try-nickel:
==> flow/design.v (excerpt) <==
module prince_enc (
    input  wire         clk,
    input  wire         rst,         
    input  wire         in_valid,
    output wire         in_ready,
    input  wire [63:0]  plaintext,
    input  wire [127:0] key,         
    output reg          out_valid,
    output reg  [63:0]  ciphertext
);
Size: about 6,600 cells after synthesis, ~260 flip-flops, roughly 260 I/O pins, about 63,000 sq um of cells after synthesis.
clock: 18.0 ns
lec_check: 0
cap_margin: 20
core_margin: 2
core_utilization: 57
setup_slack_margin: -1.46
slew_margin: 20
tns_end_percent: 5
run.sh (not shown) runs the stock make flow with config.mk's settings and CLKGATE_MAP_FILE=.
The flow completed for try-nickel, but it is not clean: the layout still shows setup timing.
Relative to try-nickel, the following input files were edited for try-juniper:
diff --git a/flow/config.mk b/flow/config.mk
--- a/flow/config.mk
+++ b/flow/config.mk
@@ -9,5 +9,3 @@
 export CORE_MARGIN = 2
-export CORE_UTILIZATION = 57
-export SETUP_SLACK_MARGIN = -1.46
+export CORE_UTILIZATION = 66
 export SLEW_MARGIN = 20
-export TNS_END_PERCENT = 5
==> flow/constraint.sdc <==
create_clock -name core_clock -period 17.4 [get_ports {clk}]
set_input_delay 3.4800 -clock core_clock [delete_from_list [all_inputs] [get_ports {clk}]]
set_output_delay 3.4800 -clock core_clock [all_outputs]
set_load 0.01 [all_outputs]
Weighted congestion at the end of routability-driven global placement grows by a few percent when moving from try-nickel to try-juniper. try-juniper is listed as incomplete: the tool reported an error in clock tree synthesis and the run ended there. The final report for try-nickel shows a completed flow and a layout that fails verification, specifically setup timing. Changes observed in try-juniper relative to try-nickel: average instance area after synthesis shows no meaningful change, starting utilization of the core area now larger.
Edits applied to the flow inputs when going from try-juniper to try-quartz:
diff --git a/flow/config.mk b/flow/config.mk
--- a/flow/config.mk
+++ b/flow/config.mk
@@ -9,3 +9,4 @@
 export CORE_MARGIN = 2
-export CORE_UTILIZATION = 66
+export CORE_UTILIZATION = 46
+export PLACE_DENSITY = 0.6
 export SLEW_MARGIN = 20
==> flow/constraint.sdc <==
create_clock -name core_clock -period 21.4 [get_ports {clk}]
set_input_delay 4.2800 -clock core_clock [delete_from_list [all_inputs] [get_ports {clk}]]
set_output_delay 4.2800 -clock core_clock [all_outputs]
set_load 0.01 [all_outputs]
==> results <==
- try-quartz finished end to end and its layout was clean on timing, DRC and antenna.
- Re register bit total from synthesis: no difference whatsoever between try-juniper and try-quartz.
- Looking at die size across both flows, try-quartz is the weaker of the two, with try-juniper ahead.
- Comparing try-quartz and try-juniper, the lower number of placement rows was measured on try-juniper.
Input-level comparison between try-cedar and try-quartz:
diff --git a/flow/config.mk b/flow/config.mk
--- a/flow/config.mk
+++ b/flow/config.mk
@@ -7,6 +7,10 @@
 export LEC_CHECK = 0
-export CAP_MARGIN = 20
+export ABC_AREA = 1
+export CAP_MARGIN = 40
 export CORE_MARGIN = 2
-export CORE_UTILIZATION = 46
-export PLACE_DENSITY = 0.6
+export CORE_UTILIZATION = 72
+export CTS_CLUSTER_DIAMETER = 371
+export CTS_CLUSTER_SIZE = 17
+export HOLD_SLACK_MARGIN = 0.29
+export SETUP_SLACK_MARGIN = 2.05
 export SLEW_MARGIN = 20
==> flow/constraint.sdc <==
create_clock -name core_clock -period 9.83 [get_ports {clk}]
set_input_delay 1.9660 -clock core_clock [delete_from_list [all_inputs] [get_ports {clk}]]
set_output_delay 1.9660 -clock core_clock [all_outputs]
set_load 0.01 [all_outputs]
### Flow results
try-quartz and try-cedar: one clean run, try-quartz; the rest did not finish clean. The fraction of the core area occupied by cells at floorplan in try-cedar was higher than what try-quartz gave. The lower die area of try-quartz and try-cedar is in try-cedar. Weighted congestion at the end of routability-driven global placement on try-cedar is up relative to try-quartz. Going from try-quartz to try-cedar, total number of placement rows decreased about 8%, synthesized chip area reported by yosys increased 21,000 sq um, instance count of the mapped netlist increased 9,449.
Here is what was changed in the inputs of try-onyx compared with try-cedar.
==> flow/config.mk <==
export PLATFORM = sky130hd
export DESIGN_NAME = prince_enc
export DESIGN_NICKNAME = prince_enc
export VERILOG_FILES = /design/flow/design.v
export SDC_FILE = /design/flow/constraint.sdc
export NUM_CORES = 4
export LEC_CHECK = 0
export CAP_MARGIN = 20
export CORE_ASPECT_RATIO = 0.55
export CORE_MARGIN = 2
export CORE_UTILIZATION = 45
export CTS_CLUSTER_SIZE = 21
export HOLD_SLACK_MARGIN = 0.2
export MIN_ROUTING_LAYER = met1
export PLACE_DENSITY_LB_ADDON = 0.16
export SETUP_SLACK_MARGIN = -1.39
export SLEW_MARGIN = 20
==> flow/constraint.sdc <==
create_clock -name core_clock -period 14.2 [get_ports {clk}]
set_input_delay 2.8400 -clock core_clock [delete_from_list [all_inputs] [get_ports {clk}]]
set_output_delay 2.8400 -clock core_clock [all_outputs]
set_load 0.01 [all_outputs]
==> results <==
| try-onyx | all stages done | FAIL | setup timing |. Seen in the log of try-cedar: DPL-0033 during detailed placement, after which the run never completed. Min sequential element share of the synthesized area across try-onyx and try-cedar: try-cedar. Going from try-cedar to try-onyx, floorplan-stage core utilization went down by 27 points; synthesized instance count -9,449; mean instance size in the synthesized netlist has increased; placer's final routability congestion estimate -14%.
#### Input delta (try-tundra over try-onyx)
==> flow/config.mk <==
export PLATFORM = sky130hd
export DESIGN_NAME = prince_enc
export DESIGN_NICKNAME = prince_enc
export VERILOG_FILES = /design/flow/design.v
export SDC_FILE = /design/flow/constraint.sdc
export NUM_CORES = 4
export LEC_CHECK = 0
export CAP_MARGIN = 20
export CORE_MARGIN = 2
export CORE_UTILIZATION = 70
export CTS_CLUSTER_DIAMETER = 381
export CTS_CLUSTER_SIZE = 20
export PLACE_DENSITY = 0.6
export SETUP_SLACK_MARGIN = -1.17
export SLEW_MARGIN = 20
==> flow/constraint.sdc <==
create_clock -name core_clock -period 11.8 [get_ports {clk}]
set_input_delay 2.3600 -clock core_clock [delete_from_list [all_inputs] [get_ports {clk}]]
set_output_delay 2.3600 -clock core_clock [all_outputs]
set_load 0.01 [all_outputs]
Findings:
- try-tundra did not finish: a tool error stopped it during detailed placement.
- try-onyx → try-tundra: unique cell type count in the Yosys netlist barely changed, multiplexer share of the synthesized area closely matched the old numbers, cell count after synthesis held steady.
- try-tundra: floorplan-stage core utilization is 25 points higher than what try-onyx reported.
- try-tundra — width of the die 40% lower, try-onyx as reference
- The count of standard-cell rows of try-tundra exceeds that of try-onyx by 9.
- Higher overall chip area among try-onyx and try-tundra: try-onyx
- try-tundra — last weighted congestion value of the routability-driven placer 0.025 higher, try-onyx as reference
